== v8 ==
==> flow/design.v (excerpt) <==
module TOP_VIEW#(parameter alu_width =16)
(
  input wire [alu_width-1:0]    A,B,
  input wire                    clk,rst,
  input wire [3:0]              alu_fun,
  output wire                   arith_flag,carry_out,logic_flag,comp_flag,shift_flag,
  output wire [alu_width-1:0]   arith_out,logic_out,comp_out,shift_out
  );
==> flow/config.mk <==
export PLATFORM = sky130hd
export DESIGN_NAME = TOP_VIEW
export DESIGN_NICKNAME = TOP_VIEW
export VERILOG_FILES = /design/flow/design.v
export SDC_FILE = /design/flow/constraint.sdc
export NUM_CORES = 4
export LEC_CHECK = 0
export CAP_MARGIN = 20
export CELL_PAD_IN_SITES_DETAIL_PLACEMENT = 2
export CELL_PAD_IN_SITES_GLOBAL_PLACEMENT = 2
export CORE_ASPECT_RATIO = 1.4
export CORE_MARGIN = 9
export CORE_UTILIZATION = 60
export GPL_ROUTABILITY_DRIVEN = 0
export MAX_ROUTING_LAYER = met4
export MIN_ROUTING_LAYER = met2
export SLEW_MARGIN = 20
==> flow/constraint.sdc <==
create_clock -name core_clock -period 36.0 [get_ports {clk}]
set_input_delay 7.2000 -clock core_clock [delete_from_list [all_inputs] [get_ports {clk}]]
set_output_delay 7.2000 -clock core_clock [all_outputs]
set_load 0.01 [all_outputs]
run.sh (not shown) runs the stock make flow with config.mk's settings and CLKGATE_MAP_FILE=.
What ended v8 was a tool error in global placement without I/O (3_1_place_gp_skip_io); the run never finished.
Inputs modified between v8 and v40:
Settings: removing GPL_ROUTABILITY_DRIVEN (formerly 0); removing CELL_PAD_IN_SITES_GLOBAL_PLACEMENT (formerly 2); removing CORE_ASPECT_RATIO (formerly 1.4); removing CELL_PAD_IN_SITES_DETAIL_PLACEMENT (formerly 2); removing MAX_ROUTING_LAYER (formerly met4); setting TNS_END_PERCENT to 15 for the first time; setting CTS_CLUSTER_SIZE to 92 for the first time; changing CORE_MARGIN from 9 to 2; setting CTS_CLUSTER_DIAMETER to 398 for the first time; removing MIN_ROUTING_LAYER (formerly met2); changing CORE_UTILIZATION from 60 to 40.
Across v8 and v40, a clean result was obtained everywhere but in v8.
Diff v40..v8 | number of cells in the yosys synthesis report | negligible
Re count of cell types in the netlist: no difference whatsoever between v40 and v8.
Against v8, cell row count in v40 rose by a few percent.
Delta (v40 minus v8): post-synthesis share of cell area spent on and, or, nand and nor gates saw little to no change, area of the chip went up.
Relative to v8, core utilization at floorplan decreased by 21 points in v40.
Between v8 and v40, die span in y is higher for v8, v40 comes in under that.
v40 vs v8: core area up by more than half
### v40 -> v39
Settings: changing CORE_UTILIZATION from 40 to 60; removing TNS_END_PERCENT (formerly 15); removing CTS_CLUSTER_SIZE (formerly 92); removing CTS_CLUSTER_DIAMETER (formerly 398); changing CORE_MARGIN from 2 to 7; setting CELL_PAD_IN_SITES_GLOBAL_PLACEMENT to 2 for the first time.
Results
FAIL v39 @ global placement without I/O (3_1_place_gp_skip_io): tool exited with error
Reported for v40 and v39, gate count after technology mapping turned out identical to the last digit.
[v39 vs v40] vertical die dimension: lower in v39
Re share of synthesized area occupied by flip-flops and latches: no difference whatsoever between v39 and v40.
Taking v40 as the reference, in v39 area of the die went down 10,000 µm², placeable core region went down 33%, chip width went down about 13%, initial standard-cell utilization of the core went up 20 points.
Xor/xnor cell area share of the yosys netlist came out exactly the same in v40 and v39.
Number of rows in the core area, v40 and v39: larger value in v40
For v19, these inputs were changed with respect to v39:
Settings: a change of CORE_UTILIZATION from 60 to 40; a change of CORE_MARGIN from 7 to 2; a deleted CELL_PAD_IN_SITES_GLOBAL_PLACEMENT that had been 2.
Relative to v39, the area of the core region measured on v19 has increased by more than a quarter. Proportion of synthesized area in mux cells: v19 vs v39 — no meaningful difference. Status for v39 and v19: clean finish in v19 only. v19: cell row count 22% above v39.

== amber ==
Starting RTL as in the previous note.
clock: 32.6 ns
lec_check: 0
abc_area: 1
cap_margin: 20
core_margin: 2
core_utilization: 65
cts_cluster_diameter: 52
place_density_lb_addon: 0.03
setup_slack_margin: 5.0
slew_margin: 20
tns_end_percent: 65
amber did not run to completion, as it errored out during global routing.
Inputs modified between amber and garnet:
# amber
export LEC_CHECK = 0
export ABC_AREA = 1
export CAP_MARGIN = 20
export CORE_MARGIN = 2
export CORE_UTILIZATION = 65
export CTS_CLUSTER_DIAMETER = 52
export PLACE_DENSITY_LB_ADDON = 0.03
export SETUP_SLACK_MARGIN = 5.0
export SLEW_MARGIN = 20
export TNS_END_PERCENT = 65
create_clock -name core_clock -period 32.6 [get_ports {clk}]
# garnet
export LEC_CHECK = 0
export CAP_MARGIN = 20
export CORE_MARGIN = 2
export CORE_UTILIZATION = 40
export SLEW_MARGIN = 20
create_clock -name core_clock -period 15.4 [get_ports {clk}]
amber -> garnet: number of buffers created by CTS delta 0, exact match
What the final checks of garnet revealed, after a flow that finished every stage, was a layout that fails on negative setup slack.
Compound-cell area share of the yosys netlist, garnet and amber: lower on amber
Sort garnet and amber by placed cell area, descending, and garnet comes first.
Per the comparison of garnet with amber, summed standard-cell area reported by yosys up about 0.33%; share of the yosys chip area belonging to registers flat.
Going from amber to garnet, synthesized area grows by about 0.33%.
NOTE area inside the core boundary amber->garnet increased by more than half
Summary — area fraction in mux cells, garnet relative to amber: higher, by 5.8 points.
Higher cell count after synthesis goes to amber over garnet.
Input-level comparison between juniper and garnet:
# garnet
export LEC_CHECK = 0
export CAP_MARGIN = 20
export CORE_MARGIN = 2
export CORE_UTILIZATION = 40
export SLEW_MARGIN = 20
create_clock -name core_clock -period 15.4 [get_ports {clk}]
# juniper
export LEC_CHECK = 0
export CAP_MARGIN = 20
export CORE_MARGIN = 2
export CORE_UTILIZATION = 40
export CTS_CLUSTER_DIAMETER = 165
export CTS_CLUSTER_SIZE = 95
export SLEW_MARGIN = 20
export TNS_END_PERCENT = 5
create_clock -name core_clock -period 36.0 [get_ports {clk}]
--- outcome ---
Every stage of the flow completed for juniper, and the final layout passed the timing, DRC and antenna checks. juniper vs garnet, instance count: juniper lower. As of juniper, met3 routed wirelength had fallen by more than 10% compared to garnet. Lower critical path depth goes to garnet over juniper. As of juniper, sequential power had fallen by more than half compared to garnet.
diff inputs: juniper => zinc
# juniper
export LEC_CHECK = 0
export CAP_MARGIN = 20
export CORE_MARGIN = 2
export CORE_UTILIZATION = 40
export CTS_CLUSTER_DIAMETER = 165
export CTS_CLUSTER_SIZE = 95
export SLEW_MARGIN = 20
export TNS_END_PERCENT = 5
create_clock -name core_clock -period 36.0 [get_ports {clk}]
# zinc
export LEC_CHECK = 0
export CAP_MARGIN = 20
export CELL_PAD_IN_SITES_DETAIL_PLACEMENT = 2
export CELL_PAD_IN_SITES_GLOBAL_PLACEMENT = 2
export CORE_MARGIN = 2
export CORE_UTILIZATION = 60
export GPL_ROUTABILITY_DRIVEN = 0
export MAX_ROUTING_LAYER = met4
export MIN_ROUTING_LAYER = met2
export SLEW_MARGIN = 20
create_clock -name core_clock -period 36.0 [get_ports {clk}]
### Flow results
zinc is listed as incomplete: the tool reported an error in global placement without I/O and the run ended there.
Width of the die, zinc vs juniper: down by more than 10%
Changes observed in zinc relative to juniper: die size went down by about 33%; core utilization at floorplan went up by 20 points; standard-cell row count went down by about 18%.
What pepper does differently from zinc at the input level:
# zinc
export LEC_CHECK = 0
export CAP_MARGIN = 20
export CELL_PAD_IN_SITES_DETAIL_PLACEMENT = 2
export CELL_PAD_IN_SITES_GLOBAL_PLACEMENT = 2
export CORE_MARGIN = 2
export CORE_UTILIZATION = 60
export GPL_ROUTABILITY_DRIVEN = 0
export MAX_ROUTING_LAYER = met4
export MIN_ROUTING_LAYER = met2
export SLEW_MARGIN = 20
create_clock -name core_clock -period 36.0 [get_ports {clk}]
# pepper
export LEC_CHECK = 0
export CAP_MARGIN = 20
export CORE_ASPECT_RATIO = 0.5
export CORE_MARGIN = 2
export CORE_UTILIZATION = 40
export CTS_CLUSTER_DIAMETER = 379
export CTS_CLUSTER_SIZE = 100
export MAX_ROUTING_LAYER = met4
export SLEW_MARGIN = 20
export TNS_END_PERCENT = 5
create_clock -name core_clock -period 36.0 [get_ports {clk}]
### Flow results
pepper ran to completion and came out clean on the timing, DRC and antenna checks. In pepper, chip height is lower than in zinc. Changes observed in pepper relative to zinc: simple-gate area share of the yosys netlist stayed essentially flat, async set-reset flop share out of synthesis roughly the same, number of enable flip-flop cells neither gained nor lost much, placement row count went down about 13%. Compared pepper vs zinc, and die span in x is up in pepper. From pepper to zinc, synthesized cell area did not move at all. The area of the die in pepper sits 0.014 mm² above the value recorded for zinc.

Starting RTL as in the previous note.
==> flow/design.v (excerpt) <==
module TOP_VIEW#(parameter alu_width =16)
(
  input wire [alu_width-1:0]    A,B,
  input wire                    clk,rst,
  input wire [3:0]              alu_fun,
  output wire                   arith_flag,carry_out,logic_flag,comp_flag,shift_flag,
  output wire [alu_width-1:0]   arith_out,logic_out,comp_out,shift_out
  );
Settings: LEC_CHECK=0, CAP_MARGIN=20, CELL_PAD_IN_SITES_DETAIL_PLACEMENT=2, CELL_PAD_IN_SITES_GLOBAL_PLACEMENT=2, CORE_ASPECT_RATIO=1.4, CORE_MARGIN=4, CORE_UTILIZATION=60, CTS_CLUSTER_SIZE=73, GPL_ROUTABILITY_DRIVEN=0, GPL_TIMING_DRIVEN=0, MAX_ROUTING_LAYER=met4, MIN_ROUTING_LAYER=met2, SLEW_MARGIN=20; clock period 36.0 ns.
The baseline ended with an error in global placement without I/O, error GPL-0301.
Edit:
Settings changed: CELL_PAD_IN_SITES_DETAIL_PLACEMENT 2 to default, CELL_PAD_IN_SITES_GLOBAL_PLACEMENT 2 to default, CORE_ASPECT_RATIO 1.4 to default, CORE_MARGIN 4 to 2, CORE_UTILIZATION 60 to 40, CTS_CLUSTER_DIAMETER from default to 20, CTS_CLUSTER_SIZE 73 to default, GPL_ROUTABILITY_DRIVEN 0 to default, GPL_TIMING_DRIVEN 0 to default, MIN_ROUTING_LAYER met2 to default, SETUP_SLACK_MARGIN from default to 5.0.
What happened: Now the flow produced a clean layout; synthesized cell count is unchanged; die area came out higher by 42%; synthesized area stays the same.
Edit:
Settings changed: CORE_ASPECT_RATIO from default to 0.5, CORE_UTILIZATION 40 to 59, CTS_CLUSTER_DIAMETER 20 to 144, CTS_CLUSTER_SIZE from default to 100, SETUP_SLACK_MARGIN 5.0 to default, TNS_END_PERCENT from default to 10.
Cell count fell by 12%.
Synthesized cell count does not change.
Fmax fell by 5.6%.
Edit:
Settings changed: CORE_ASPECT_RATIO 0.5 to 1.82, CORE_UTILIZATION 59 to 19, CTS_CLUSTER_DIAMETER 144 to 197.
Result: Final area came out higher by 5.0%. Sequential share of layout area came out lower by 0.35 points. Global-route usage came out lower by 26 points.
Edit:
Settings changed: CORE_UTILIZATION 19 to 40, CTS_CLUSTER_DIAMETER 197 to 356, TNS_END_PERCENT 10 to 5.
Result: Via count is lower by 0.73%. Final area is lower by 3.2%. Hold slack degrades by 0.012 ns. Total power is lower by 0.63%. Clock-buffer cell count stays the same. Core utilization grows by 24 points. Sequential cell count does not change. Global-route usage grows by 14 points.
Edit:
Settings changed: CORE_ASPECT_RATIO 1.82 to default, CTS_CLUSTER_DIAMETER 356 to 388, CTS_CLUSTER_SIZE 100 to 95, MAX_ROUTING_LAYER met4 to default.
The changed run completed without violations.
Synthesized cell count stays the same.
Final area drops slightly.
Wire length drops by a little under a tenth.
Die size is about the same.
Flip-flop count is unchanged.
Power drops by a few percent.
Worst setup slack is better by 0.053 ns.
Global-route usage drops by 2.6 points.
Core utilization drops by 0.33 points.
Synthesized area stays the same.
Power and IR drop assume default switching activity.
